--- design/flow/config.mk ---
export PLATFORM = sky130hd
export DESIGN_NAME = dmc_top
export DESIGN_NICKNAME = dmc_top
export VERILOG_FILES = /design/flow/design.v
export SDC_FILE = /design/flow/constraint.sdc
export NUM_CORES = 4
export LEC_CHECK = 0
export ABC_AREA = 0
export CAP_MARGIN = 40
export CORE_ASPECT_RATIO = 0.81
export CORE_MARGIN = 2
export CORE_UTILIZATION = 72
export CTS_CLUSTER_DIAMETER = 325
export CTS_CLUSTER_SIZE = 20
export HOLD_SLACK_MARGIN = 0.05
export MIN_ROUTING_LAYER = met1
export PLACE_DENSITY = 0.4
export SETUP_SLACK_MARGIN = 0.31
export SLEW_MARGIN = 30
export TNS_END_PERCENT = 40
--- design/flow/constraint.sdc ---
create_clock -name core_clock -period 2.33 [get_ports {clk_i}]
set_input_delay 0.4660 -clock core_clock [delete_from_list [all_inputs] [get_ports {clk_i}]]
set_output_delay 0.4660 -clock core_clock [all_outputs]
set_load 0.01 [all_outputs]
--- design/flow/design.v ---
module DirectMappedCache #( parameter       BLOCK_SIZE = 32,
                            parameter       NUM_OF_BLOCKS_PER_LINE = 4,
                            parameter       NUM_OF_CACHE_LINES = 4,
                            parameter       ADDRESS_SIZE = 32
                            )
(
input rst_n_i, clk_i, read_i, write_i, write_line_i, read_line_i,
input [ADDRESS_SIZE - 1: 0] address_i,
input [BLOCK_SIZE - 1: 0] data_i,
input [NUM_OF_BLOCKS_PER_LINE*BLOCK_SIZE - 1 : 0] line_i,  
output reg [BLOCK_SIZE - 1: 0] data_o,
output reg [NUM_OF_BLOCKS_PER_LINE*BLOCK_SIZE - 1 : 0] line_o,
output reg [ADDRESS_SIZE - 1: 0]                        address_o,
output reg hit_o, read_flush_o, read_fetch_o, write_flush_o, write_fetch_o
);
reg rst_n_reg, read_reg, write_reg, write_line_reg, read_line_reg;
reg [ADDRESS_SIZE - 1: 0] address_reg;
reg [BLOCK_SIZE - 1: 0] data_i_reg;
reg [NUM_OF_BLOCKS_PER_LINE*BLOCK_SIZE - 1 : 0] line_i_reg;
localparam BLOCK_OFFSET_LENGTH = $clog2(NUM_OF_BLOCKS_PER_LINE);
localparam INDEX_LENGTH = $clog2(NUM_OF_CACHE_LINES);
localparam TAG_LENGTH = ADDRESS_SIZE - BLOCK_OFFSET_LENGTH - INDEX_LENGTH;
localparam DIRTY_BIT = 1'b1;  
localparam VALID_BIT = 1'b1;  
localparam CACHE_LINE_LENGTH = DIRTY_BIT + VALID_BIT + TAG_LENGTH + NUM_OF_BLOCKS_PER_LINE * BLOCK_SIZE;
localparam DIRTY_BIT_INDEX = CACHE_LINE_LENGTH - 1;
localparam VALID_BIT_INDEX = CACHE_LINE_LENGTH - 1 - DIRTY_BIT;
localparam TAG_INDEX = CACHE_LINE_LENGTH -1 - DIRTY_BIT - VALID_BIT;
wire [BLOCK_OFFSET_LENGTH - 1: 0] block_offset;
wire [INDEX_LENGTH - 1: 0] index;
wire [TAG_LENGTH - 1: 0] tag;
reg  [CACHE_LINE_LENGTH - 1: 0] cache [NUM_OF_CACHE_LINES - 1: 0];  
integer i;
assign index = address_reg[INDEX_LENGTH + BLOCK_OFFSET_LENGTH - 1 -: INDEX_LENGTH];
assign block_offset = address_reg[BLOCK_OFFSET_LENGTH - 1 -: BLOCK_OFFSET_LENGTH];
assign tag = address_reg[ADDRESS_SIZE - 1 -: TAG_LENGTH];
always @(posedge clk_i) begin
     rst_n_reg <= rst_n_i;
     read_reg <= read_i;
     write_reg <= write_i;
     write_line_reg <= write_line_i;
     read_line_reg <= read_line_i;
     address_reg <= address_i;
     data_i_reg <= data_i;
     line_i_reg <= line_i;
end
always @(posedge clk_i ) begin  
    if(!rst_n_reg) begin
        hit_o <= 0;
        read_flush_o <= 0;
        read_fetch_o <= 0;
        write_flush_o <= 0;
        write_fetch_o <= 0;
        for(i = 0; i < NUM_OF_CACHE_LINES; i = i + 1) begin
            cache[i][VALID_BIT_INDEX] <= 0;
        end
    end
    hit_o <= 0;
    read_flush_o <= 0;
    read_fetch_o <= 0;
    write_flush_o <= 0;
    write_fetch_o <= 0;
    if(read_reg) begin 
        if(cache[index][VALID_BIT_INDEX] && cache[index][TAG_INDEX -: TAG_LENGTH] == tag) begin
            hit_o <= 1;
            data_o <= cache[index][block_offset*BLOCK_SIZE + BLOCK_SIZE - 1 -: BLOCK_SIZE];
        end
        else if(cache[index][VALID_BIT_INDEX] && cache[index][DIRTY_BIT_INDEX] && !(cache[index][TAG_INDEX -: TAG_LENGTH] == tag)) begin
            read_flush_o <= 1;
        end
        else if(cache[index][VALID_BIT_INDEX] && !cache[index][DIRTY_BIT_INDEX] && !(cache[index][TAG_INDEX -: TAG_LENGTH] == tag)) begin
            read_fetch_o <= 1;
        end
        else if(!cache[index][VALID_BIT_INDEX]) begin
            read_fetch_o <= 1;
        end
    end
    if(write_reg) begin
        if(cache[index][VALID_BIT_INDEX] && cache[index][TAG_INDEX -: TAG_LENGTH] == tag) begin
            hit_o <= 1;
            read_flush_o <= 0;
            read_fetch_o <= 0;
            write_flush_o <= 0;
            write_fetch_o <= 0;
            cache[index][ DIRTY_BIT_INDEX ] <= 1;
            cache[index][ block_offset*BLOCK_SIZE + BLOCK_SIZE - 1 -: BLOCK_SIZE] <= data_i_reg;
        end
        else if(cache[index][VALID_BIT_INDEX] && cache[index][DIRTY_BIT_INDEX] && !(cache[index][TAG_INDEX -: TAG_LENGTH] == tag)) begin
            hit_o <= 0;
            read_flush_o <= 0;
            read_fetch_o <= 0;
            write_flush_o <= 1;
            write_fetch_o <= 0;
        end
        else if(cache[index][VALID_BIT_INDEX] && !cache[index][DIRTY_BIT_INDEX] && !(cache[index][TAG_INDEX -: TAG_LENGTH] == tag)) begin
            hit_o <= 0;
            read_flush_o <= 0;
            read_fetch_o <= 0;
            write_flush_o <= 0;
            write_fetch_o <= 1;
        end
        else if(!cache[index][VALID_BIT_INDEX]) begin
            hit_o <= 0;
            read_flush_o <= 0;
            read_fetch_o <= 0;
            write_flush_o <= 0;
            write_fetch_o <= 1;
        end
        else begin
            hit_o <= 0;
            read_flush_o <= 0;
            read_fetch_o <= 0;
            write_flush_o <= 0;
            write_fetch_o <= 0;
        end
    end
    if(write_line_reg) begin
        cache[index] <= {1'b0, 1'b1, tag, line_i_reg};
    end
    if(read_line_reg) begin
        hit_o <= 1;
        read_flush_o <= 0;
        read_fetch_o <= 0;
        write_flush_o <= 0;
        write_fetch_o <= 0;
        line_o <= cache[index][(TAG_INDEX - TAG_LENGTH) -: NUM_OF_BLOCKS_PER_LINE*BLOCK_SIZE];
        address_o <= { cache[index][ TAG_INDEX -: TAG_LENGTH ], index, {BLOCK_OFFSET_LENGTH{1'b0}}};
    end
end
endmodule
module DMC_Controller #(
                            parameter       BLOCK_SIZE = 32,
                            parameter       NUM_OF_BLOCKS_PER_LINE = 4,
                            parameter       NUM_OF_CACHE_LINES = 4,
                            parameter       ADDRESS_SIZE = 32
)
(
input                                                   clk_i,
input                                                   rst_n_i,
input                                                   write_i,
input                                                   read_i,
input                                                   hit_i,
input                                                   start_from_CPU_i,
input                                                   read_flush_i,
input                                                   read_fetch_i,
input                                                   write_flush_i,
input                                                   write_fetch_i,
input       [ADDRESS_SIZE - 1: 0]                       address_from_CPU_i,
input       [ADDRESS_SIZE - 1: 0]                       address_from_cache_i,
input       [BLOCK_SIZE - 1: 0]                         data_from_CPU_i,
input       [BLOCK_SIZE - 1: 0]                         data_from_cache_i,
input       [BLOCK_SIZE - 1: 0]                         data_from_memory_i,
input       [NUM_OF_BLOCKS_PER_LINE*BLOCK_SIZE - 1: 0]  line_i,
output  reg [BLOCK_SIZE - 1: 0]                         data_to_CPU_o,
output  reg [BLOCK_SIZE - 1: 0]                         data_to_cache_o,
output  reg [BLOCK_SIZE - 1: 0]                         data_to_memory_o,
output  reg [NUM_OF_BLOCKS_PER_LINE*BLOCK_SIZE - 1: 0]  line_o,
output  reg [ADDRESS_SIZE - 1: 0]                       address_to_cache_o,
output  reg [ADDRESS_SIZE - 1: 0]                       address_to_memory_o,
output  reg                                             ready_to_CPU_o,
output  reg                                             mem_read_o,
output  reg                                             mem_write_o,
output  reg                                             read_o,
output  reg                                             read_line_o,
output  reg                                             write_o,
output  reg                                             write_line_o
        );
localparam HIT = 0;
localparam READ_FLUSH = 1;
localparam READ_FETCH = 2;
localparam WRITE_FLUSH = 3;
localparam WRITE_FETCH = 4;
localparam READY = 0;
localparam READ = 1;
localparam READ_RESPONSE = 2;
localparam WRITE = 3;
localparam WRITE_RESPONSE = 4;
localparam FLUSH_CACHE_LINE = 5;
localparam READ_LINE = 6;
localparam WRITE_TO_MEM = 7;
localparam READ_FROM_MEM = 8;
localparam WAIT_MEM_READ = 9;
localparam RECEIVE_FROM_MEM = 10;
localparam WRITE_LINE = 11;
reg [$clog2(NUM_OF_BLOCKS_PER_LINE): 0] block_count;
reg [NUM_OF_BLOCKS_PER_LINE*BLOCK_SIZE - 1: 0] local_line;
reg [ADDRESS_SIZE - 1: 0] address_reg, address_from_cache_reg;
reg [BLOCK_SIZE - 1: 0] data_from_CPU_reg, data_from_cache_reg;
reg read_reg, write_reg;
reg [5:0] state;
wire [4:0] response;  
wire [ADDRESS_SIZE - 1: 0] line_address = {address_reg[ADDRESS_SIZE - 1: $clog2(NUM_OF_BLOCKS_PER_LINE)], {$clog2(NUM_OF_BLOCKS_PER_LINE){1'b0}}};
integer i;
always@(posedge clk_i) begin
    if(!rst_n_i) begin
        state <= READY;
        ready_to_CPU_o <= 0;
        mem_read_o <= 0;
        mem_write_o <= 0;
        read_o <= 0;
        read_line_o <= 0;
        write_o <= 0;
        write_line_o <= 0;
    end
    else
    case(state)
        READY: begin
            data_to_CPU_o <= data_from_cache_reg;  
            ready_to_CPU_o <= 1;
            if(start_from_CPU_i) begin
                address_reg <= address_from_CPU_i;
                data_from_CPU_reg <= data_from_CPU_i;
                read_reg <= read_i;
                write_reg <= write_i;
                ready_to_CPU_o <= 0;
                block_count <= 0;
                if(read_i) begin
                    state <= READ;
                end
                else if(write_i) begin
                    state <= WRITE;
                end
                else begin  
                    state <= READY;
                    $display("START RECEIEVED FROM CPU WITH NO INSTRUCTION");
                end
            end
        end
        READ: begin
            read_o <= 1;
            address_to_cache_o <= address_reg;
            state <= READ_RESPONSE;
            write_line_o <= 0;
        end
        READ_RESPONSE: begin
            read_o <= 0;
            if(hit_i == 1) begin
                data_from_cache_reg <= data_from_cache_i;
                state <= READY;
            end
            else if(read_flush_i == 1) begin
                state <= FLUSH_CACHE_LINE;
            end
            else if(read_fetch_i == 1) begin
                state <= READ_FROM_MEM;
            end
            else begin
                state <= READ_RESPONSE;
            end
        end
        WRITE: begin
            data_to_cache_o <= data_from_CPU_reg;
            write_o <= 1;
            address_to_cache_o <= address_reg;
            write_line_o <= 0;
            state <= WRITE_RESPONSE;
        end
        WRITE_RESPONSE: begin
            write_o <= 0;
            if(hit_i == 1) begin
                state <= READY;
            end
            else if(write_flush_i == 1) begin
                state <= FLUSH_CACHE_LINE;
            end
            else if(write_fetch_i == 1) begin
                state <= READ_FROM_MEM;
            end
            else begin
                state <= WRITE_RESPONSE;
            end
        end
        FLUSH_CACHE_LINE: begin
            address_to_cache_o <= address_reg;
            read_line_o <= 1;
            state <= READ_LINE;
        end
        READ_LINE: begin
            read_line_o <= 0;
            if(hit_i == 1) begin
                local_line <= line_i;
                address_from_cache_reg <= address_from_cache_i;
                state <= WRITE_TO_MEM;
            end
        end
        WRITE_TO_MEM: begin
            block_count <= block_count + 1;
            if(block_count < NUM_OF_BLOCKS_PER_LINE) begin  
                mem_write_o <= 1;
                data_to_memory_o <= local_line[block_count*BLOCK_SIZE + BLOCK_SIZE  - 1 -: BLOCK_SIZE];   
                address_to_memory_o <= (address_from_cache_reg + block_count);
            end
            else begin
                block_count <= 0;
                mem_write_o <= 0;
                state <= READ_FROM_MEM;
            end
        end
        READ_FROM_MEM: begin
            mem_read_o <= 1;
            address_to_memory_o <= (line_address + block_count);
            state <= WAIT_MEM_READ;
        end
        WAIT_MEM_READ: begin
            mem_read_o <= 0;
            state <= RECEIVE_FROM_MEM;
        end
        RECEIVE_FROM_MEM: begin
            if(block_count < NUM_OF_BLOCKS_PER_LINE)
                local_line[(block_count * BLOCK_SIZE) + BLOCK_SIZE - 1 -: BLOCK_SIZE]  <= data_from_memory_i;
            block_count <= block_count + 1;
            if(block_count < NUM_OF_BLOCKS_PER_LINE) begin
                state <= READ_FROM_MEM;
            end
            else begin
                block_count <= 0;
                state <= WRITE_LINE;
            end
        end
        WRITE_LINE: begin
            line_o <= local_line;
            write_line_o <= 1;
            address_to_cache_o <= address_reg;
            if(read_reg) begin
                state <= READ;
            end
            else if(write_reg) begin
                state <= WRITE;
            end
            else begin
                $display("GOT TO WRITE_LINE WITH INVALID INSTRUCTION");
                state <= READY;
            end
        end
    endcase
end
endmodule
module dmc_top (
    input         clk_i,
    input         rst_n_i,
    input         start_i,
    input         read_i,
    input         write_i,
    input  [31:0] address_i,
    input  [31:0] data_i,
    output [31:0] data_o,
    output        ready_o,
    output        mem_read_o,
    output        mem_write_o,
    output [31:0] mem_address_o,
    output [31:0] mem_data_o,
    input  [31:0] mem_data_i
);
localparam BLOCK_SIZE = 32;
localparam NUM_OF_BLOCKS_PER_LINE = 4;
localparam NUM_OF_CACHE_LINES = 4;
localparam ADDRESS_SIZE = 32;
localparam LINE_SIZE = NUM_OF_BLOCKS_PER_LINE * BLOCK_SIZE;
wire hit, read_flush, read_fetch, write_flush, write_fetch;
wire cache_read, cache_write, cache_read_line, cache_write_line;
wire [BLOCK_SIZE - 1: 0]   data_from_cache, data_to_cache;
wire [ADDRESS_SIZE - 1: 0] address_from_cache, address_to_cache;
wire [LINE_SIZE - 1: 0]    line_from_cache, line_to_cache;
DMC_Controller #(.BLOCK_SIZE(BLOCK_SIZE), .NUM_OF_BLOCKS_PER_LINE(NUM_OF_BLOCKS_PER_LINE),
                 .NUM_OF_CACHE_LINES(NUM_OF_CACHE_LINES), .ADDRESS_SIZE(ADDRESS_SIZE)) controller (
    .clk_i(clk_i),
    .rst_n_i(rst_n_i),
    .write_i(write_i),
    .read_i(read_i),
    .hit_i(hit),
    .start_from_CPU_i(start_i),
    .read_flush_i(read_flush),
    .read_fetch_i(read_fetch),
    .write_flush_i(write_flush),
    .write_fetch_i(write_fetch),
    .address_from_CPU_i(address_i),
    .address_from_cache_i(address_from_cache),
    .data_from_CPU_i(data_i),
    .data_from_cache_i(data_from_cache),
    .data_from_memory_i(mem_data_i),
    .line_i(line_from_cache),
    .data_to_CPU_o(data_o),
    .data_to_cache_o(data_to_cache),
    .data_to_memory_o(mem_data_o),
    .line_o(line_to_cache),
    .address_to_cache_o(address_to_cache),
    .address_to_memory_o(mem_address_o),
    .ready_to_CPU_o(ready_o),
    .mem_read_o(mem_read_o),
    .mem_write_o(mem_write_o),
    .read_o(cache_read),
    .read_line_o(cache_read_line),
    .write_o(cache_write),
    .write_line_o(cache_write_line)
);
DirectMappedCache #(.BLOCK_SIZE(BLOCK_SIZE), .NUM_OF_BLOCKS_PER_LINE(NUM_OF_BLOCKS_PER_LINE),
                    .NUM_OF_CACHE_LINES(NUM_OF_CACHE_LINES), .ADDRESS_SIZE(ADDRESS_SIZE)) cache (
    .rst_n_i(rst_n_i),
    .clk_i(clk_i),
    .read_i(cache_read),
    .write_i(cache_write),
    .write_line_i(cache_write_line),
    .read_line_i(cache_read_line),
    .address_i(address_to_cache),
    .data_i(data_to_cache),
    .line_i(line_to_cache),
    .data_o(data_from_cache),
    .line_o(line_from_cache),
    .address_o(address_from_cache),
    .hit_o(hit),
    .read_flush_o(read_flush),
    .read_fetch_o(read_fetch),
    .write_flush_o(write_flush),
    .write_fetch_o(write_fetch)
);
endmodule
--- design/flow/run.sh ---
#!/bin/bash
# the make line also repeats each setting of config.mk as NAME=value (left out here)
make -C /OpenROAD-flow-scripts/flow DESIGN_CONFIG=/design/flow/config.mk WORK_HOME=/design/flow/orfs CLKGATE_MAP_FILE= finish
==> notes.md, run 1 <==
yosys + openroad results -> cell count listed in synth_stat.txt=2870, Critical Path Fanout Max=11, period utilization=152%, main logic family after synthesis=multiplexers, Worst path slowest cell=mux4_2, status=complete, but fails checks, Die X=317 um, dpl cells=4210, worst r2r dst=cache.cache[3][26]$_DFFE_PP_, Initial Util=72.3%, Synth Area in XOR/XNOR=0.991%, crit-path max cell delay=0.55 ns, Wirelength per Cell=36.6 um, # IOs=200, Die Area=0.0817 sq mm, flops & latches, synth=1590, post-DP HPWL=92300 um, CP cell instances=buf_12 > buf_12 > mux4_2 > xnor2_2 > nand4_4 > nor4_4 > nand4_4 > buf_6 > buf_6 > a211oi_4 > buf_6 > buf_12, Max clock buf depth=3, Worst R2R Setup Slack=-1.20 ns, clock skew=0.0381 ns, hold_ws=0.321 ns, Post-CTS Hold Buffers=0, height of the die=258 um, WL final=163000 um, Seq power=30.7 mW, Clock Power Share=33.9%, grt peak-use layer=met2, Slew @ Worst Pin=0.893 ns, final instance area=0.0674 sq mm, Synth area leader=edfxtp_1, Via Count=32000, gr usage total=38.0%, Commonest cells post-synth=1365 x edfxtp_1, 225 x dfxtp_1, 218 x mux4_2, critical path endpoint=cache.cache[3][26]$_DFFE_PP_, largest power group=sequential cells, post-route ant nets=0, Final Hold Vio Count=0, RSZ-0062 raised after global routing=yes, Seq/Total Area, Yosys=79.5%, Hold WC Path Type=in2reg, WP data arrival=3.93 ns, Hold Path Origin=data_i[18], CTS Root Cell=clkbuf_16, worst vdd ir=0.000587 V, Post-Synth Simple-Gate Area=3.09%, Clock net power=16.5 mW, Logic pwr share=2.7%, Adder Area Share=0.131%, syn avg cell area=19.9 sq um, Netlist cell types=59, CP Class=reg2reg, Layout Check Fails=negative setup slack, r2r startpoint=cache.address_reg[2]$_DFF_P_, Endpoint, Worst Hold=controller.data_from_CPU_reg[18]$_DFFE_PP_, CP startpoint=cache.address_reg[2]$_DFF_P_, Max Cap Viol=0, worst reg-to-reg path cell count=12, worst path required time=2.73 ns, final setup vio count=1038, Worst Path Buf+Inv=6, DP Area=0.0630 sq mm, most common cell in the netlist=edfxtp_1, row count=93, core area=0.0791 sq mm, Final #Nets=3457, Worst path depth=12, Worst Setup End Kind=register, Mux area share=10.7%, Final Max Slew Viols=0, Reg clk slew, reported paths=0.08 ns, main flop type=edfxtp_1, number of antenna violations at the first check in global routing=12, first-pass GRT wire length=216000 um, post-synth area from yosys stat=0.0572 sq mm, Max-area cell share=71.7%, Port Buffer Count=199, CTS H-tree depth=3, routing usage on met1=55.4%, and-or/or-and share of the synthesized area=4.42%, Worst setup SP type=register, gpl congestion=0.895, Via density=7.16, Crit path max-delay family=buffers and inverters, drt pass-1 iters=6, worst skew pair latency=0.71 ns, minimum clock period=3.53 ns, main area contributors=edfxtp_1 72%, mux4_2 8.6%, dfxtp_1 7.9%, a22o_1 2.0%, mux2i_1 2.0%, vias in the first global route=30800, Internal Pwr Total=38.6 mW, WHS Path Cells=1, Max-slew headroom=40.5%, TritonCTS clock tree=done, Seq pwr share=63.3%, 1st-iter DRT viols=5853, leakage=23.0 nW, DRC=0, global routing met2 resource utilization=57.4%, Nets at Floorplan=2977, share of synthesized registers carrying an async set or reset=0%, GRT overflow=0, final setup margin=-1.20 ns, Layout Cells excl Fill=4468, Syn Std Cell Area=0.0572 sq mm, number of enable flip-flop cells=1365, gate count of the mapped netlist=2870, power density cells=720 mW/mm^2, switching pwr=9.95 mW, Logic power comb=1.32 mW, largest net degree at the start of global routing=124, dpl ws=-1.16 ns, met3 usage=8.47%, Ys Warns=2, clk sinks=1590, switching share of power=20.5%, area grow syn2layout=17.9%, Num CTS Buffers=89, highest achievable clock rate=283 MHz, tool warning count=37
## through the flow
| step | power (mW) | TNS, ns | utilization (%) |
|---|---|---|---|
| floorplan | 31.9 | -1504.48 | - |
| global placement | 32.6 | -570.96 | 79.6 |
| detailed placement | 32.6 | -633.39 | 79.6 |
| CTS | 48.1 | -614.80 | 83.8 |
| global route | 49.2 | -776.75 | 85.2 |
| finish | 48.5 | -723.12 | 85.2 |
## layer usage
layer	routed length [um]	vias to the layer above
met5	149	-
met4	8500	22
met3	24000	579
met2	75800	2982
met1	55000	16000
li1	-	12400
## layout make-up
class                   instances  area, sq um
inverters                      16         60.1
fillers                      3296        11700
clock buffers                 155         2470
flip-flops and latches       1590        45500
clock inverters                 8         83.8
multi-input cells            1119        11400
repair buffers                534         6590
well taps                    1045         1310
diodes                          1         2.50
## repair_timing
action / CTS / global route
pin swaps: 11 / 14
cloned: 12 / 26
setup endpoints to repair: 1358 / 1393
gates resized: 46 / 36
buffers inserted: 32 / 23
==> run 2: changes to the inputs <==
ABC_AREA = 1   (was 0)
CAP_MARGIN = 20   (was 40)
CORE_ASPECT_RATIO = unset   (was 0.81)
CTS_CLUSTER_DIAMETER = 213   (was 325)
CTS_CLUSTER_SIZE = unset   (was 20)
HOLD_SLACK_MARGIN = unset   (was 0.05)
MIN_ROUTING_LAYER = unset   (was met1)
PLACE_DENSITY = unset   (was 0.4)
SETUP_SLACK_MARGIN = unset   (was 0.31)
SLEW_MARGIN = 20   (was 30)
TNS_END_PERCENT = unset   (was 40)
clock period = 2.39 ns   (was 2.33 ns; I/O delays follow)
==> run 2 against run 1 <==
  * The layout still fails its checks (negative setup slack)
  * Worst hold slack got worse by 0.065 ns
  * Clock power increased by 48%
  * Synthesized cell count increased by 48%
  * Cell area increased by 5.4%
  * Cell count increased by 36%
  * Global-route usage increased by 5.6 points
  * Clock-buffer cell count increased by 61
  * Wire length increased by 10%
  * Largest cell class unchanged
  * Largest power group unchanged
==> notes.md, run 2 <==
yosys + openroad results -> Worst path slowest cell=dfxtp_4, hold_ws=0.256 ns, Via density=6.69, Logic power comb=1.16 mW, Worst Path Buf+Inv=6, Num CTS Buffers=154, Port Buffer Count=199, main flop type=edfxtp_1, TritonCTS clock tree=done, Synth Area in XOR/XNOR=0.422%, Critical Path Fanout Max=11, Ys Warns=2, status=complete, but fails checks, final setup vio count=767, leakage=26.0 nW, largest net degree at the start of global routing=159, Internal Pwr Total=44.1 mW, drt pass-1 iters=8, WL final=180000 um, post-route ant nets=0, Endpoint, Worst Hold=controller.address_reg[18]$_DFFE_PP_, Adder Area Share=0.129%, CTS Root Cell=clkbuf_16, power density cells=781 mW/mm^2, CP startpoint=cache.address_reg[2]$_DFF_P_, post-synth area from yosys stat=0.0581 sq mm, Max-slew headroom=40.3%, Worst path most repeated cell=nand2_1, area grow syn2layout=22.4%, flops & latches, synth=1590, Final Max Slew Viols=0, Seq/Total Area, Yosys=78.3%, Final Hold Vio Count=0, GRT overflow=0, Reg clk slew, reported paths=0.06 ns, Worst R2R Setup Slack=-0.60 ns, CTS H-tree depth=4, Worst Setup End Kind=register, main area contributors=edfxtp_1 71%, dfxtp_1 7.8%, nand2_1 5.3%, nand3_1 3.7%, o21ai_0 2.5%, DP Area=0.0653 sq mm, gr usage total=43.5%, WP data arrival=3.45 ns, highest achievable clock rate=335 MHz, gpl congestion=0.936, worst r2r dst=cache.cache[3][127]$_DFFE_PP_, CP cell instances=inv_8 > buf_6 > nand2_1 > nand2_1 > nand2_1 > nand2_1 > nand2_1 > nand2_1 > nor2_1 > nand2_1 > nor2_2 > nand2_2 > nor2_4 > buf_12 > nand4_4 > buf_6 > a21oi_4 > buf_12 > clkbuf_16, height of the die=288 um, cell count listed in synth_stat.txt=4257, Via Count=40500, period utilization=125%, Max Cap Viol=0, Crit path max-delay family=simple AND/OR/NAND/NOR gates, most common cell in the netlist=edfxtp_1, Wirelength per Cell=29.7 um, number of enable flip-flop cells=1365, WHS Path Cells=1, Layout Check Fails=negative setup slack, Post-Synth Simple-Gate Area=11.2%, Setup TNS=-311.02 ns, Commonest cells post-synth=1365 x edfxtp_1, 823 x nand2_1, 425 x nand3_1, vias in the first global route=39900, Hold Path Origin=address_i[18], Logic pwr share=2.1%, Final #Nets=4965, Nets at Floorplan=4364, critical path endpoint=cache.cache[3][127]$_DFFE_PP_, syn avg cell area=13.6 sq um, worst skew pair latency=0.78 ns, main logic family after synthesis=simple AND/OR/NAND/NOR gates, first-pass GRT wire length=256000 um, Synth area leader=edfxtp_1, number of antenna violations at the first check in global routing=10, switching pwr=11.4 mW, worst path required time=2.85 ns, switching share of power=20.6%, Initial Util=72.5%, RSZ-0062 raised after global routing=yes, Worst setup SP type=register, Max clock buf depth=3, worst reg-to-reg path cell count=19, # IOs=200, Tot Pwr=55.5 mW, Clock Power Share=44.1%, Syn Std Cell Area=0.0581 sq mm, Layout Cells excl Fill=6057, clk sinks=1590, 1st-iter DRT viols=6537, row count=104, final instance area=0.0711 sq mm, tool warning count=40, core area=0.0802 sq mm, Slew @ Worst Pin=0.886 ns, Die Area=0.0830 sq mm, r2r startpoint=cache.address_reg[2]$_DFF_P_, and-or/or-and share of the synthesized area=7.04%, Hold WC Path Type=in2reg, Worst path depth=19, DRC=0, CP Class=reg2reg, crit-path max cell delay=0.43 ns, Seq power=29.9 mW, gate count of the mapped netlist=4257, minimum clock period=2.99 ns, Die X=288 um, share of synthesized registers carrying an async set or reset=0%, Mux area share=0.121%, clock skew=0.0510 ns, Max-area cell share=70.6%, Netlist cell types=48, largest power group=sequential cells, final setup margin=-0.599 ns, dpl ws=-0.405 ns, Layout Utilization=88.7%, post-DP HPWL=111000 um, dpl cells=5718, worst vdd ir=0.000750 V, Clock net power=24.5 mW, Seq pwr share=53.8%
## run 2: timing repair
item,in CTS,in global routing
gates resized,21,27
setup endpoints to repair,730,796
hold buffers,0,0
cloned,4,5
setup buffers,30,6
pin swaps,5,15
## run 2: layer usage
layer | part of all wire (%) | up-vias | GRT usage [%]
met3 | 15 | 877 | 13.2
met2 | 46 | 3788 | 67.0
met4 | 8.0 | 12 | 28.4
met1 | 31 | 19200 | 54.2
met5 | 0.044 | - | 0
li1 | - | 16700 | -
## run 2: cell type report
| type | count | area (sq um) |
|---|---|---|
| timing repair buffer | 673 | 6970 |
| inverter | 164 | 642 |
| antenna | 6 | 15.0 |
| clock inverter | 73 | 816 |
| multi-input combinational | 2275 | 11500 |
| fill | 3296 | 9070 |
| tap | 1060 | 1330 |
| sequential | 1590 | 45500 |
| clock buffer | 216 | 4290 |
==> run 3: changes to the inputs <==
ABC_AREA = unset   (was 1)
CTS_CLUSTER_DIAMETER = unset   (was 213)
CTS_CLUSTER_SIZE = 29   (was unset)
HOLD_SLACK_MARGIN = 0.28   (was unset)
PLACE_DENSITY_LB_ADDON = 0.0   (was unset)
SETUP_SLACK_MARGIN = 0.3   (was unset)
clock period = 2.33 ns   (was 2.39 ns; I/O delays follow)
==> run 3 against run 2 <==
  * The layout still fails its checks (negative setup slack)
  * Sequential share of layout area rose by 1.0 points
  * Via count is 18% lower
  * Cell count down 24%
  * Fmax fell by 10%
  * Sequential cell count did not move
  * Highest routed layer unchanged
==> notes.md, run 3 <==
yosys + openroad results -> vias in the first global route=33400, FF+latch area=0.0455 sq mm, metal3 WL=24500 um, dpl ws=-0.874 ns, leakage=24.2 nW, Critical Path Fanout Max=12, power density cells=827 mW/mm^2, Worst path depth=12, area grow syn2layout=22.4%, flops & latches, synth=1590, Reg clk slew, reported paths=0.07 ns, CP Class=reg2reg, Slew @ Worst Pin=1.20 ns, CTS Root Cell=clkbuf_16, height of the die=286 um, Logic pwr share=2.5%, Logic power comb=1.46 mW, worst path required time=2.82 ns, WL final=177000 um, post-route ant nets=0, Seq power=30.8 mW, Mux area share=10.7%, uppermost layer routed=met5, Crit path max-delay family=buffers and inverters, worst r2r dst=cache.cache[2][113]$_DFFE_PP_, Wirelength per Cell=38.5 um, Max-area cell share=71.7%, Final Hold Vio Count=0, cell count listed in synth_stat.txt=2870, Adder Area Share=0.131%, number of enable flip-flop cells=1365, Worst path slowest cell=mux4_2, GRT overflow=0, Die X=286 um, Worst Path Buf+Inv=6, main area contributors=edfxtp_1 72%, mux4_2 8.6%, dfxtp_1 7.9%, a22o_1 2.0%, mux2i_1 2.0%, gpl congestion=0.864, CTS H-tree depth=4, Worst R2R Setup Slack=-1.0 ns, Max-slew headroom=19.9%, drt pass-1 iters=6, RSZ-0062 raised after global routing=yes, main logic family after synthesis=multiplexers, DP Area=0.0634 sq mm, main flop type=edfxtp_1, Netlist cell types=59, largest net degree at the start of global routing=175, Num CTS Buffers=150, Port Buffer Count=199, WHS Path Cells=1, Commonest cells post-synth=1365 x edfxtp_1, 225 x dfxtp_1, 218 x mux4_2, hold_ws=0.267 ns, WP data arrival=3.82 ns, worst skew pair latency=0.78 ns, 1st-iter DRT viols=5741, Nets at Floorplan=2977, Worst Setup End Kind=register, Worst setup SP type=register, Fillers=2769, share of synthesized registers carrying an async set or reset=0%, Final #Nets=3523, Clock net power=25.7 mW, Endpoint, Worst Hold=controller.data_from_CPU_reg[24]$_DFFE_PP_, Via density=7.27, first-pass GRT wire length=232000 um, tool warning count=35, final setup vio count=925, status=complete, but fails checks, Initial Util=72.5%, DRC=0, Setup TNS=-604.09 ns, Synth Area in XOR/XNOR=0.991%, Hold Path Origin=data_i[24], Synth area leader=edfxtp_1, most common cell in the netlist=edfxtp_1, final instance area=0.0700 sq mm, largest power group=sequential cells, minimum clock period=3.33 ns, worst vdd ir=0.000882 V, Seq/Total Area, Yosys=79.5%, and-or/or-and share of the synthesized area=4.42%, Ys Warns=2, core area=0.0789 sq mm, syn avg cell area=19.9 sq um, worst reg-to-reg path cell count=12, gate count of the mapped netlist=2870, # IOs=200, TritonCTS clock tree=done, Via Count=33400, WL met1=52500 um, CP startpoint=cache.address_reg[2]$_DFF_P_, Clock Power Share=44.3%, post-DP HPWL=93500 um, Hold WC Path Type=in2reg, Layout Utilization=88.7%, row count=103, clock skew=0.0513 ns, post-synth area from yosys stat=0.0572 sq mm, clk sinks=1590, r2r startpoint=cache.address_reg[2]$_DFF_P_, number of antenna violations at the first check in global routing=3, Internal Pwr Total=45.5 mW, switching pwr=12.4 mW, CP cell instances=buf_12 > buf_4 > mux4_2 > xnor2_1 > nand4_1 > buf_4 > nor3_4 > nand4_4 > buf_12 > a211oi_4 > buf_6 > clkbuf_16, Max Cap Viol=0, switching share of power=21.4%, Die Area=0.0817 sq mm, Post-Synth Simple-Gate Area=3.09%, crit-path max cell delay=0.57 ns, Max clock buf depth=3, period utilization=143%, Final Max Slew Viols=0, met2 wire len=86600 um, final setup margin=-0.998 ns, critical path endpoint=cache.cache[2][113]$_DFFE_PP_, Seq pwr share=53.1%, Logic cell area=0.0117 sq mm, highest achievable clock rate=300 MHz, Syn Std Cell Area=0.0572 sq mm, gr usage total=40.8%, Layout Check Fails=negative setup slack
run 3: final cells by class:
type | instances | area share, %
flip-flops and latches | 1590 | 65.0
multi-input cells | 1119 | 16.8
repair buffers | 539 | 8.94
clock buffers | 210 | 6.02
well taps | 1050 | 1.88
clock inverters | 72 | 1.27
inverters | 16 | 0.105
diodes | 2 | 0.00715
run 3: repair_timing:
action | 4_1_cts | 5_1_grt
pin swaps | 1 | 7
gates cloned | 3 | 14
hold endpoints to repair | 59 | 0
hold buffers | 59 | 0
endpoints found under the setup margin | 1342 | 1414
buffers inserted | 6 | 16
resized | 25 | 24
run 3: stage by stage:
step | instances | power, mW
floorplan | 2870 | 32.0
global placement | 4216 | 32.6
detailed placement | 4216 | 32.6
CTS | 4566 | 57.3
global route | 4596 | 58.7
finish | 4598 | 57.9
run 3: per-layer routing:
metal,track usage [%],vias up
met5,0,-
met4,20.7,6
met3,10.5,853
met2,67.4,3425
met1,50.7,16600
li1,-,12600
==> run 4: changes to the inputs <==
CORE_MARGIN = 4   (was 2)
CORE_UTILIZATION = 70   (was 72)
CTS_CLUSTER_SIZE = 48   (was 29)
HOLD_SLACK_MARGIN = unset   (was 0.28)
PLACE_DENSITY_LB_ADDON = 0.2   (was 0.0)
SETUP_SLACK_MARGIN = unset   (was 0.3)
SLEW_MARGIN = 30   (was 20)
TNS_END_PERCENT = 75   (was unset)
clock period = 3.79 ns   (was 2.33 ns; I/O delays follow)
==> run 4 against run 3 <==
  * Now clean on timing, DRC and antenna
  * Power fell by 40%
  * Wire length decreased by 13%
  * Register-to-register slack improved by 1.2 ns
  * Sequential share of layout area increased by 3.5 points
  * Fmax is 6.0% lower
  * Sequential power decreased by 39%
  * Area after synthesis is the same
  * Clock skew is 0.022 ns lower
  * Global-route usage shrank 4.3 points
  * First-iteration DRC count is 18% lower
  * Highest routed layer unchanged
==> notes.md, run 4 <==
yosys + openroad results -> worst vdd ir=0.000461 V, drt pass-1 iters=6, GRT overflow=0, number of antenna violations at the first check in global routing=1, area grow syn2layout=16.1%, core area=0.0808 sq mm, DRC=0, Via density=7.05, # IOs=200, status=complete, no violations, Synth Area in XOR/XNOR=0.991%, Internal Pwr Total=27.9 mW, Post-CTS Hold Buffers=0, main logic family after synthesis=multiplexers, 1st-iter DRT viols=4735, dpl cells=4082, Tot Pwr=35.0 mW, flops & latches, synth=1590, Max Cap Viol=0, syn avg cell area=19.9 sq um, Setup TNS=0 ns, switching share of power=20.2%, Worst path most repeated cell=buf_12, Final #Nets=3281, Logic cell area=0.0113 sq mm, Die X=294 um, Crit path max-delay family=simple AND/OR/NAND/NOR gates, gpl congestion=0.829, number of enable flip-flop cells=1365, largest net degree at the start of global routing=140, Worst Path Buf+Inv=3, Seq power=18.9 mW, vias in the first global route=32200, Seq pwr share=54.1%, worst path required time=4.20 ns, critical path endpoint=cache.cache[2][10]$_DFFE_PP_, WHS Path Cells=0, Reg clk slew, reported paths=0.06 ns, Ys Warns=2, and-or/or-and share of the synthesized area=4.42%, power density cells=526 mW/mm^2, Critical Path Fanout Max=32, tool warning count=37, Hold Path Origin=controller.address_to_cache_o[27]$_DFFE_PP_, clk sinks=1590, gr usage total=36.5%, Slew @ Worst Pin=0.999 ns, Fillers=3416, Max-slew headroom=33.4%, Worst path depth=9, post-synth area from yosys stat=0.0572 sq mm, Worst Setup End Kind=register, Seq/Total Area, Yosys=79.5%, Clock Power Share=43.8%, main flop type=edfxtp_1, main area contributors=edfxtp_1 72%, mux4_2 8.6%, dfxtp_1 7.9%, a22o_1 2.0%, mux2i_1 2.0%, crit-path max cell delay=0.55 ns, worst reg-to-reg path cell count=9, row count=104, minimum clock period=3.54 ns, Clock net power=15.3 mW, RSZ-0062 raised after global routing=no, highest achievable clock rate=283 MHz, Layout Cells excl Fill=4362, Die Area=0.0864 sq mm, Synth area leader=edfxtp_1, Logic pwr share=2.1%, CP startpoint=cache.address_reg[2]$_DFF_P_, CP Class=reg2reg, Syn Std Cell Area=0.0572 sq mm, worst r2r dst=cache.cache[2][10]$_DFFE_PP_, first-pass GRT wire length=223000 um, CTS Root Cell=clkbuf_16, WL final=154000 um, Mux area share=10.7%, final setup vio count=0, cell count listed in synth_stat.txt=2870, post-route ant nets=0, period utilization=93.4%, Worst R2R Setup Slack=0.25 ns, gate count of the mapped netlist=2870, Nets at Floorplan=2977, post-DP HPWL=84600 um, hold_ws=0.321 ns, Netlist cell types=59, Num CTS Buffers=148, leakage=22.6 nW, Worst path slowest cell=mux4_2, Hold WC Path Type=reg2reg, Wirelength per Cell=35.2 um, CTS H-tree depth=4, clock skew=0.0291 ns, Via Count=30800, Max clock buf depth=3, Post-Synth Simple-Gate Area=3.09%, most common cell in the netlist=edfxtp_1, Initial Util=70.8%, WP data arrival=3.95 ns, FF+latch area=0.0455 sq mm, share of synthesized registers carrying an async set or reset=0%, Logic power comb=0.727 mW, Worst setup SP type=register, Final Hold Vio Count=0, r2r startpoint=cache.address_reg[2]$_DFF_P_, Final Max Slew Viols=0, worst skew pair latency=0.75 ns, Endpoint, Worst Hold=cache.address_reg[27]$_DFF_P_, Max-area cell share=71.7%, Port Buffer Count=199, switching pwr=7.05 mW, height of the die=294 um, TritonCTS clock tree=done, Commonest cells post-synth=1365 x edfxtp_1, 225 x dfxtp_1, 218 x mux4_2, largest power group=sequential cells, Layout Utilization=82.2%, CP cell instances=buf_4 > mux4_2 > xnor2_1 > nand4_2 > nor4_4 > nand4_4 > buf_12 > a211oi_4 > buf_12, Adder Area Share=0.131%
run 4: through the flow:
step / worst slack (ns) / cell area, sq um
after floorplan: -0.740 / 57400
final: 0.250 / 66400
after global placement: 0.241 / 61400
after detailed placement: 0.137 / 61400
after global routing: 0.168 / 66400
after CTS: 0.0293 / 66400
run 4: layer usage:
metal | track usage, % | wire [um] | vias up
met1 | 46.6 | 49700 | 15500
met2 | 59.7 | 76400 | 2604
met4 | 16.8 | 8330 | 2
met3 | 9.89 | 19100 | 530
li1 | - | - | 12100
met5 | 0 | 13 | -
run 4: what timing repair did:
item                       CTS  global route
setup endpoints to repair    0           256
buffers inserted             0             1
gates resized                0             0
run 4: layout make-up:
type,count,share of cell area [%]
Sequential cell,1590,68.5
Multi-Input combinational cell,1119,17.1
Clock buffer,196,6.27
Timing Repair Buffer,299,4.80
Tap cell,1060,2.00
Clock inverter,80,1.25
Inverter,16,0.0904
Antenna cell,2,0.00753
==> run 5: changes to the inputs <==
CORE_MARGIN = 2   (was 4)
CORE_UTILIZATION = 72   (was 70)
CTS_CLUSTER_SIZE = 41   (was 48)
PLACE_DENSITY_LB_ADDON = 0.0   (was 0.2)
SETUP_SLACK_MARGIN = 0.69   (was unset)
SLEW_MARGIN = 20   (was 30)
TNS_END_PERCENT = unset   (was 75)
clock period = 2.33 ns   (was 3.79 ns; I/O delays follow)
==> run 5 against run 4 <==
  * The layout now fails its checks (negative setup slack)
  * Clock skew rose by 0.0073 ns
  * Critical path depth increased by 3
  * Largest cell class unchanged
  * Cell count up 4.3%
  * Worst setup slack worse by 1.3 ns
  * Via count grew 7.5%
  * Cell area rose by 4.4%
  * Synthesized cell count did not move
  * Critical endpoint is now cache.cache[1][38]$_DFFE_PP_
==> notes.md, run 5 <==
yosys + openroad results -> worst vdd ir=0.000746 V, worst skew pair latency=0.76 ns, status=complete, but fails checks, WHS Path Cells=1, share of synthesized registers carrying an async set or reset=0%, Layout Utilization=87.9%, area grow syn2layout=21.2%, Max Cap Viol=0, hold_ws=0.274 ns, CTS H-tree depth=4, DP Area=0.0634 sq mm, TritonCTS clock tree=done, clock skew=0.0363 ns, Hold WC Path Type=in2reg, post-DP HPWL=92900 um, met2 wire len=85400 um, Crit path max-delay family=buffers and inverters, switching share of power=20.8%, height of the die=286 um, and-or/or-and share of the synthesized area=4.42%, Via Count=33100, uppermost layer routed=met5, drt pass-1 iters=10, Syn Std Cell Area=0.0572 sq mm, Worst setup SP type=register, Netlist cell types=59, WL met1=52900 um, Worst Path Buf+Inv=6, main flop type=edfxtp_1, largest power group=sequential cells, final instance area=0.0693 sq mm, Port Buffer Count=199, final setup vio count=1035, vias in the first global route=33100, Endpoint, Worst Hold=controller.data_from_CPU_reg[30]$_DFFE_PP_, row count=103, Seq pwr share=53.5%, Via density=7.27, gpl congestion=0.869, leakage=24.0 nW, GRT overflow=0, Worst path slowest cell=mux4_2, Layout Check Fails=negative setup slack, CP startpoint=cache.address_reg[2]$_DFF_P_, Initial Util=72.5%, dpl ws=-0.877 ns, Critical Path Fanout Max=6, WL final=175000 um, gate count of the mapped netlist=2870, highest achievable clock rate=298 MHz, Seq/Total Area, Yosys=79.5%, power density cells=830 mW/mm^2, Logic power comb=1.35 mW, Final Max Slew Viols=0, CP Class=reg2reg, Max-area cell share=71.7%, most common cell in the netlist=edfxtp_1, final setup margin=-1.03 ns, syn avg cell area=19.9 sq um, gr usage total=40.4%, Worst path depth=12, Die Area=0.0817 sq mm, largest net degree at the start of global routing=99, metal3 WL=23800 um, period utilization=144%, r2r startpoint=cache.address_reg[2]$_DFF_P_, minimum clock period=3.36 ns, Mux area share=10.7%, worst path required time=2.79 ns, post-route ant nets=0, CTS Root Cell=clkbuf_16, FF+latch area=0.0455 sq mm, tool warning count=32, number of enable flip-flop cells=1365, main logic family after synthesis=multiplexers, switching pwr=12.0 mW, Worst Setup End Kind=register, WP data arrival=3.82 ns, Reg clk slew, reported paths=0.07 ns, Seq power=30.8 mW, Post-CTS Hold Buffers=0, CP cell instances=buf_4 > mux4_2 > xnor2_1 > nand4_1 > nor4_4 > buf_4 > buf_4 > nand4_1 > buf_6 > a21oi_4 > buf_8 > clkbuf_16, Clock net power=25.4 mW, Hold Path Origin=data_i[30], Ys Warns=2, worst r2r dst=cache.cache[1][38]$_DFFE_PP_, Max-slew headroom=20.6%, Internal Pwr Total=45.6 mW, Synth Area in XOR/XNOR=0.991%, Die X=286 um, core area=0.0789 sq mm, Slew @ Worst Pin=1.19 ns, Final Hold Vio Count=0, DRC=0, clk sinks=1590, 1st-iter DRT viols=5552, # IOs=200, first-pass GRT wire length=231000 um, Post-Synth Simple-Gate Area=3.09%, number of antenna violations at the first check in global routing=9, RSZ-0062 raised after global routing=yes, Max clock buf depth=3, flops & latches, synth=1590, cell count listed in synth_stat.txt=2870, Commonest cells post-synth=1365 x edfxtp_1, 225 x dfxtp_1, 218 x mux4_2, worst reg-to-reg path cell count=12, Clock Power Share=44.2%, Synth area leader=edfxtp_1, main area contributors=edfxtp_1 72%, mux4_2 8.6%, dfxtp_1 7.9%, a22o_1 2.0%, mux2i_1 2.0%, Logic cell area=0.0117 sq mm, post-synth area from yosys stat=0.0572 sq mm, Wirelength per Cell=38.5 um, Worst R2R Setup Slack=-1.03 ns, Worst path most repeated cell=buf_4, Final #Nets=3473, Fillers=2822, Adder Area Share=0.131%, Nets at Floorplan=2977, critical path endpoint=cache.cache[1][38]$_DFFE_PP_, crit-path max cell delay=0.56 ns, Num CTS Buffers=152, Logic pwr share=2.3%
## run 5: final cells by class
class                   instances  area share, %
clock buffers                 220           6.24
diodes                          7         0.0253
repair buffers                487           8.17
multi-input cells            1119           16.9
inverters                      16          0.106
flip-flops and latches       1590           65.7
well taps                    1050           1.90
clock inverters                61          0.976
## run 5: what timing repair did
action / CTS / global route
cloned: 7 / 11
setup endpoints to repair: 1765 / 1781
pin swaps: 2 / 5
setup buffers: 18 / 7
gates resized: 32 / 25
## run 5: per-stage QoR
step / std cells / power [mW] / TNS [ns]
2_1_floorplan: 2870 / 32.0 / -928.54
3_3_place_gp: 4218 / 32.6 / -477.04
3_5_place_dp: 4218 / 32.6 / -526.87
4_1_cts: 4524 / 57.0 / -538.68
5_1_grt: 4546 / 58.4 / -696.13
6_report: 4550 / 57.6 / -612.42
## run 5: metal layers
metal | vias up | track usage, %
met2 | 3396 | 66.3
met3 | 820 | 9.33
met1 | 16400 | 50.9
met5 | - | 0
met4 | 10 | 21.9
li1 | 12500 | -
==> run 6: changes to the inputs <==
CAP_MARGIN = 10   (was 20)
CORE_ASPECT_RATIO = 0.81   (was unset)
CORE_UTILIZATION = 70   (was 72)
CTS_CLUSTER_DIAMETER = 200   (was unset)
CTS_CLUSTER_SIZE = 32   (was 41)
HOLD_SLACK_MARGIN = 0.05   (was unset)
MIN_ROUTING_LAYER = met1   (was unset)
PLACE_DENSITY_LB_ADDON = unset   (was 0.0)
SETUP_SLACK_MARGIN = -0.45   (was 0.69)
SLEW_MARGIN = 10   (was 20)
TNS_END_PERCENT = 40   (was unset)
clock period = 6.81 ns   (was 2.33 ns; I/O delays follow)
==> run 6 against run 5 <==
  * Sequential power shrank 66%
  * Clock-buffer cell count shrank 118
  * Area after synthesis is the same
  * Synthesized cell count is the same
  * Largest cell class unchanged
  * Cell count shrank 8.8%
  * Now clean on timing, DRC and antenna
  * Non-clock buffer count shrank 223
  * Fmax shrank 34%
  * Register-to-register slack gained 2.8 ns
==> notes.md, run 6 <==
yosys + openroad results -> Clock Power Share=28.5%, Slew @ Worst Pin=1.13 ns, # IOs=200, Tot Pwr=15.2 mW, Crit path max-delay family=buffers and inverters, Logic pwr share=2.5%, CTS Root Cell=clkbuf_16, Die X=322 um, Seq power=10.5 mW, post-route ant nets=0, critical path endpoint=cache.cache[3][5]$_DFFE_PP_, main flop type=edfxtp_1, Nets at Floorplan=2977, dpl cells=4044, Logic power comb=0.385 mW, clock skew=0.0243 ns, Syn Std Cell Area=0.0572 sq mm, Max-area cell share=71.7%, Reg clk slew, reported paths=0.12 ns, TritonCTS clock tree=done, area grow syn2layout=8.99%, number of antenna violations at the first check in global routing=5, final instance area=0.0623 sq mm, Layout Cells excl Fill=4148, r2r startpoint=cache.address_reg[2]$_DFF_P_, DRC=0, Worst path depth=8, main logic family after synthesis=multiplexers, most common cell in the netlist=edfxtp_1, Endpoint, Worst Hold=cache.line_i_reg[20]$_DFF_P_, Final Max Slew Viols=0, first-pass GRT wire length=192000 um, Final Hold Vio Count=0, dpl ws=1.66 ns, Setup TNS=0 ns, and-or/or-and share of the synthesized area=4.42%, Final #Nets=3153, Die Area=0.0840 sq mm, worst reg-to-reg path cell count=8, WP data arrival=5.43 ns, worst vdd ir=0.000229 V, highest achievable clock rate=197 MHz, core area=0.0810 sq mm, Adder Area Share=0.131%, CTS H-tree depth=2, Internal Pwr Total=12.3 mW, Post-CTS Hold Buffers=0, share of synthesized registers carrying an async set or reset=0%, Worst path most repeated cell=buf_4, gpl congestion=0.845, tool warning count=35, Worst Path Buf+Inv=2, Hold WC Path Type=reg2reg, Netlist cell types=59, Via density=6.86, clk sinks=1590, Hold Path Origin=controller.line_o[20]$_DFFE_PP_, Layout Utilization=76.9%, WL final=132000 um, Critical Path Fanout Max=42, Worst setup SP type=register, switching share of power=19.5%, 1st-iter DRT viols=4057, Via Count=28500, largest net degree at the start of global routing=129, GRT overflow=0, Mux area share=10.7%, Post-Synth Simple-Gate Area=3.09%, post-synth area from yosys stat=0.0572 sq mm, ANT cells=0, final setup margin=1.74 ns, height of the die=261 um, status=complete, no violations, leakage=20.6 nW, switching pwr=2.97 mW, cell count listed in synth_stat.txt=2870, CP startpoint=cache.address_reg[2]$_DFF_P_, RSZ-0062 raised after global routing=no, crit-path max cell delay=1.01 ns, syn avg cell area=19.9 sq um, Worst path slowest cell=a211oi_4, main area contributors=edfxtp_1 72%, mux4_2 8.6%, dfxtp_1 7.9%, a22o_1 2.0%, mux2i_1 2.0%, worst path required time=7.17 ns, Max Cap Viol=0, Synth Area in XOR/XNOR=0.991%, CP Class=reg2reg, Ys Warns=2, power density cells=245 mW/mm^2, # resized after CTS=0, worst skew pair latency=0.70 ns, drt pass-1 iters=7, hold_ws=0.345 ns, gate count of the mapped netlist=2870, CP cell instances=buf_4 > mux4_2 > xnor2_1 > nand4_1 > nor3_2 > nand4_4 > a211oi_4 > buf_4, final setup vio count=0, number of enable flip-flop cells=1365, worst r2r dst=cache.cache[3][5]$_DFFE_PP_, Worst Setup End Kind=register, Num CTS Buffers=55, gr usage total=32.2%, flops & latches, synth=1590, minimum clock period=5.07 ns, post-DP HPWL=83200 um, Clock net power=4.34 mW, Seq/Total Area, Yosys=79.5%, period utilization=74.4%, largest power group=sequential cells, row count=94, setup repair bufs after CTS=0, Commonest cells post-synth=1365 x edfxtp_1, 225 x dfxtp_1, 218 x mux4_2, Port Buffer Count=199, WHS Path Cells=0, Wirelength per Cell=31.9 um, DP Area=0.0607 sq mm, Worst R2R Setup Slack=1.74 ns, Max clock buf depth=3, vias in the first global route=28100, Synth area leader=edfxtp_1, Seq pwr share=69.0%, Initial Util=70.6%, Max-slew headroom=24.4%
-- run 6: cell type report --
class,instances,area (sq um)
clock buffers,102,1600
fillers,4386,18700
clock inverters,1,11.3
multi-input cells,1119,11300
flip-flops and latches,1590,45500
repair buffers,264,2530
inverters,16,60.1
well taps,1056,1320
-- run 6: metal layers --
layer / part of all wire [%] / track usage (%)
met5: 0.020 / 0
met4: 2.9 / 8.93
met3: 11 / 6.54
met2: 47 / 50.4
met1: 38 / 47.6
==> run 7: changes to the inputs <==
CAP_MARGIN = 35   (was 10)
CELL_PAD_IN_SITES_DETAIL_PLACEMENT = 1   (was unset)
CELL_PAD_IN_SITES_GLOBAL_PLACEMENT = 3   (was unset)
CORE_ASPECT_RATIO = 0.71   (was 0.81)
CTS_CLUSTER_DIAMETER = unset   (was 200)
CTS_CLUSTER_SIZE = unset   (was 32)
GPL_ROUTABILITY_DRIVEN = 1   (was unset)
GPL_TIMING_DRIVEN = 0   (was unset)
HOLD_SLACK_MARGIN = 0.28   (was 0.05)
MAX_ROUTING_LAYER = met4   (was unset)
MIN_ROUTING_LAYER = met2   (was met1)
PLACE_DENSITY_LB_ADDON = 0.29   (was unset)
SETUP_SLACK_MARGIN = unset   (was -0.45)
SLEW_MARGIN = 35   (was 10)
TNS_END_PERCENT = unset   (was 40)
clock period = 3.55 ns   (was 6.81 ns; I/O delays follow)
==> run 7 against run 6 <==
  * The run now fails in 3_1_place_gp_skip_io
  * Die size about the same
  * Synthesized cell count unchanged
  * Area after synthesis unchanged
==> notes.md, run 7 <==
run results: main logic family after synthesis=multiplexers, status=aborted with a tool error, Last stage=3_1_place_gp_skip_io, Syn Std Cell Area=0.0572 sq mm, gate count of the mapped netlist=2870, height of the die=245 um, Adder Area Share=0.131%, Post-Synth Simple-Gate Area=3.09%, and-or/or-and share of the synthesized area=4.42%, Initial Util=70.6%, most common cell in the netlist=edfxtp_1, syn avg cell area=19.9 sq um, main flop type=edfxtp_1, Die Area=0.0841 sq mm, number of enable flip-flop cells=1365, row count=88, Ys Warns=2, main area contributors=edfxtp_1 72%, mux4_2 8.6%, dfxtp_1 7.9%, a22o_1 2.0%, mux2i_1 2.0%, flops & latches, synth=1590, Nets at Floorplan=2977, Mux area share=10.7%, Seq/Total Area, Yosys=79.5%, Netlist cell types=59, share of synthesized registers carrying an async set or reset=0%, core area=0.0810 sq mm, Max-area cell share=71.7%, tool error=[ERROR FLW-0024] Place density exceeds 1.0 (current PLACE_DENSITY_LB_ADDON =  0.29). Please check if the value of  PLACE_DENSITY_LB_ADDON is between 0 and 0.99., post-synth area from yosys stat=0.0572 sq mm, cell count listed in synth_stat.txt=2870, Commonest cells post-synth=1365 x edfxtp_1, 225 x dfxtp_1, 218 x mux4_2, Synth area leader=edfxtp_1, Die X=343 um, Synth Area in XOR/XNOR=0.991%
==> run 8: changes to the inputs <==
CAP_MARGIN = 20   (was 35)
CELL_PAD_IN_SITES_DETAIL_PLACEMENT = unset   (was 1)
CELL_PAD_IN_SITES_GLOBAL_PLACEMENT = unset   (was 3)
CORE_ASPECT_RATIO = unset   (was 0.71)
CORE_UTILIZATION = 69   (was 70)
CTS_CLUSTER_DIAMETER = 213   (was unset)
GPL_ROUTABILITY_DRIVEN = unset   (was 1)
GPL_TIMING_DRIVEN = unset   (was 0)
HOLD_SLACK_MARGIN = unset   (was 0.28)
MAX_ROUTING_LAYER = unset   (was met4)
MIN_ROUTING_LAYER = unset   (was met2)
PLACE_DENSITY_LB_ADDON = unset   (was 0.29)
SLEW_MARGIN = 20   (was 35)
clock period = 2.89 ns   (was 3.55 ns; I/O delays follow)
==> run 8 against run 7 <==
  * Now fails the layout checks on negative setup slack
  * Die size increased by 1.4%
  * Synthesized cell count unchanged
  * Area after synthesis unchanged
==> notes.md, run 8 <==
yosys + openroad results -> CP startpoint=cache.address_reg[2]$_DFF_P_, Clock net power=19.7 mW, CTS H-tree depth=4, final setup vio count=544, crit-path max cell delay=0.55 ns, hold_ws=0.331 ns, r2r startpoint=cache.address_reg[2]$_DFF_P_, Worst setup SP type=register, core area=0.0821 sq mm, WHS Path Cells=0, main flop type=edfxtp_1, Wirelength per Cell=32.0 um, syn avg cell area=19.9 sq um, Syn Std Cell Area=0.0572 sq mm, clock skew=0.0256 ns, WL met1=50900 um, Seq/Total Area, Yosys=79.5%, status=complete, but fails checks, most common cell in the netlist=edfxtp_1, worst path required time=3.31 ns, Synth Area in XOR/XNOR=0.991%, Die Area=0.0852 sq mm, worst r2r dst=cache.cache[3][68]$_DFFE_PP_, worst skew pair latency=0.74 ns, Nets at Floorplan=2977, WL final=143000 um, gr usage total=34.2%, drt pass-1 iters=7, cell count listed in synth_stat.txt=2870, Internal Pwr Total=36.6 mW, number of antenna violations at the first check in global routing=2, leakage=23.2 nW, Reg clk slew, reported paths=0.07 ns, highest achievable clock rate=300 MHz, Die X=292 um, uppermost layer routed=met5, Layout Check Fails=negative setup slack, area grow syn2layout=18.2%, Max clock buf depth=3, Slew @ Worst Pin=0.999 ns, Seq pwr share=54.5%, main area contributors=edfxtp_1 72%, mux4_2 8.6%, dfxtp_1 7.9%, a22o_1 2.0%, mux2i_1 2.0%, worst vdd ir=0.000562 V, Port Buffer Count=199, vias in the first global route=30400, met2 wire len=71100 um, Worst Path Buf+Inv=6, RSZ-0062 raised after global routing=yes, Via density=6.67, Clock Power Share=43.3%, GRT overflow=0, largest power group=sequential cells, Ys Warns=2, post-route ant nets=0, switching share of power=19.7%, Critical Path Fanout Max=19, CP cell instances=buf_12 > mux4_2 > xnor2_2 > nand4_1 > buf_4 > nor3_4 > buf_4 > nand4_4 > buf_12 > a211oi_4 > buf_4 > buf_12, post-DP HPWL=84800 um, and-or/or-and share of the synthesized area=4.42%, Post-Synth Simple-Gate Area=3.09%, Seq power=24.8 mW, DRC=0, final setup margin=-0.444 ns, Logic power comb=0.974 mW, share of synthesized registers carrying an async set or reset=0%, Max Cap Viol=0, period utilization=115%, Max-area cell share=71.7%, Netlist cell types=59, gate count of the mapped netlist=2870, TritonCTS clock tree=done, Initial Util=69.7%, first-pass GRT wire length=206000 um, height of the die=292 um, Final Hold Vio Count=0, WP data arrival=3.75 ns, flops & latches, synth=1590, Worst R2R Setup Slack=-0.44 ns, CTS Root Cell=clkbuf_16, # IOs=200, Hold WC Path Type=reg2reg, Final #Nets=3366, switching pwr=8.94 mW, Via Count=29700, row count=105, Final Max Slew Viols=0, Endpoint, Worst Hold=cache.line_i_reg[42]$_DFF_P_, post-synth area from yosys stat=0.0572 sq mm, Layout Cells excl Fill=4459, Crit path max-delay family=buffers and inverters, worst reg-to-reg path cell count=12, main logic family after synthesis=multiplexers, 1st-iter DRT viols=3909, largest net degree at the start of global routing=129, number of enable flip-flop cells=1365, Hold Path Origin=controller.line_o[42]$_DFFE_PP_, minimum clock period=3.33 ns, power density cells=673 mW/mm^2, Setup TNS=-161.79 ns, CP Class=reg2reg, Max-slew headroom=33.4%, Mux area share=10.7%, gpl congestion=0.833, Num CTS Buffers=150, Logic pwr share=2.1%, clk sinks=1590, Synth area leader=edfxtp_1, Worst path slowest cell=mux4_2, metal3 WL=14600 um, critical path endpoint=cache.cache[3][68]$_DFFE_PP_, Commonest cells post-synth=1365 x edfxtp_1, 225 x dfxtp_1, 218 x mux4_2, Adder Area Share=0.131%, tool warning count=40, Fillers=3798, Worst Setup End Kind=register, Worst path depth=12, dpl cells=4155
[run 8: routing by layer]
| metal | GRT usage, % | vias up |
|---|---|---|
| met3 | 7.12 | 315 |
| met4 | 13.1 | 2 |
| li1 | - | 12300 |
| met5 | 0 | - |
| met2 | 56.2 | 1865 |
| met1 | 46.0 | 15300 |
[run 8: stage by stage]
step / worst slack, ns / area, sq um / utilization (%) / total power, mW
detailed placement: -0.363 / 62300 / 75.8 / 26.2
floorplan: -1.62 / 57600 / - / 25.7
global route: -0.495 / 67600 / 82.3 / 46.5
CTS: -0.346 / 67500 / 82.1 / 45.6
finish: -0.444 / 67600 / 82.3 / 45.5
global placement: -0.293 / 62200 / 75.8 / 26.2
[run 8: cell type report]
type / instances / area, sq um / share of cell area, %
clock inverter: 72 / 684 / 1.01
inverter: 16 / 63.8 / 0.0944
sequential: 1590 / 45500 / 67.3
tap: 1070 / 1340 / 1.98
clock buffer: 209 / 4300 / 6.37
antenna: 1 / 2.50 / 0.00370
timing repair buffer: 382 / 4280 / 6.33
multi-input combinational: 1119 / 11400 / 16.9
[run 8: repair_timing]
action	in CTS	in global routing
pin swaps	1	2
hold buffers	0	0
gates resized	11	9
endpoints found under the setup margin	544	551
gates cloned	3	2
setup buffers	12	5
==> run 9: changes to the inputs <==
CAP_MARGIN = 0   (was 20)
CELL_PAD_IN_SITES_DETAIL_PLACEMENT = 2   (was unset)
CELL_PAD_IN_SITES_GLOBAL_PLACEMENT = 2   (was unset)
CORE_ASPECT_RATIO = 0.73   (was unset)
CTS_CLUSTER_DIAMETER = unset   (was 213)
CTS_CLUSTER_SIZE = 78   (was unset)
GPL_TIMING_DRIVEN = 0   (was unset)
HOLD_SLACK_MARGIN = 0.09   (was unset)
MAX_ROUTING_LAYER = met4   (was unset)
SETUP_SLACK_MARGIN = 1.37   (was unset)
SLEW_MARGIN = 15   (was 20)
clock period = 5.0 ns   (was 2.89 ns; I/O delays follow)
==> run 9 against run 8 <==
  * The flow now stops in 3_5_place_dp
  * Die size about the same
  * Area after synthesis unchanged
  * Synthesized cell count unchanged
==> notes.md, run 9 <==
run results: number of enable flip-flop cells=1365, Syn Std Cell Area=0.0572 sq mm, status=aborted with a tool error, and-or/or-and share of the synthesized area=4.42%, most common cell in the netlist=edfxtp_1, height of the die=250 um, Synth Area in XOR/XNOR=0.991%, Max-area cell share=71.7%, # IOs=200, Synth area leader=edfxtp_1, Seq/Total Area, Yosys=79.5%, Die X=341 um, gate count of the mapped netlist=2870, Initial Util=69.5%, tool error=[ERROR DPL-0033] detailed placement checks failed during check placement., main logic family after synthesis=multiplexers, Mux area share=10.7%, share of synthesized registers carrying an async set or reset=0%, cell count listed in synth_stat.txt=2870, Commonest cells post-synth=1365 x edfxtp_1, 225 x dfxtp_1, 218 x mux4_2, Adder Area Share=0.131%, Netlist cell types=59, syn avg cell area=19.9 sq um, Post-Synth Simple-Gate Area=3.09%, Ys Warns=2, gpl congestion=0.905, flops & latches, synth=1590, Die Area=0.0853 sq mm, row count=90, Port Buffer Count=199, Last stage=3_5_place_dp, main area contributors=edfxtp_1 72%, mux4_2 8.6%, dfxtp_1 7.9%, a22o_1 2.0%, mux2i_1 2.0%, Nets at Floorplan=2977, main flop type=edfxtp_1, core area=0.0823 sq mm, post-synth area from yosys stat=0.0572 sq mm
==> run 9: metrics by stage <==
stage	setup WS (ns)	setup TNS [ns]	power, mW	cell area, sq um
after floorplan	0.213	0	14.9	57400
after global placement	-2.88	-1006.24	15.2	60800
Power and IR drop assume default switching activity.
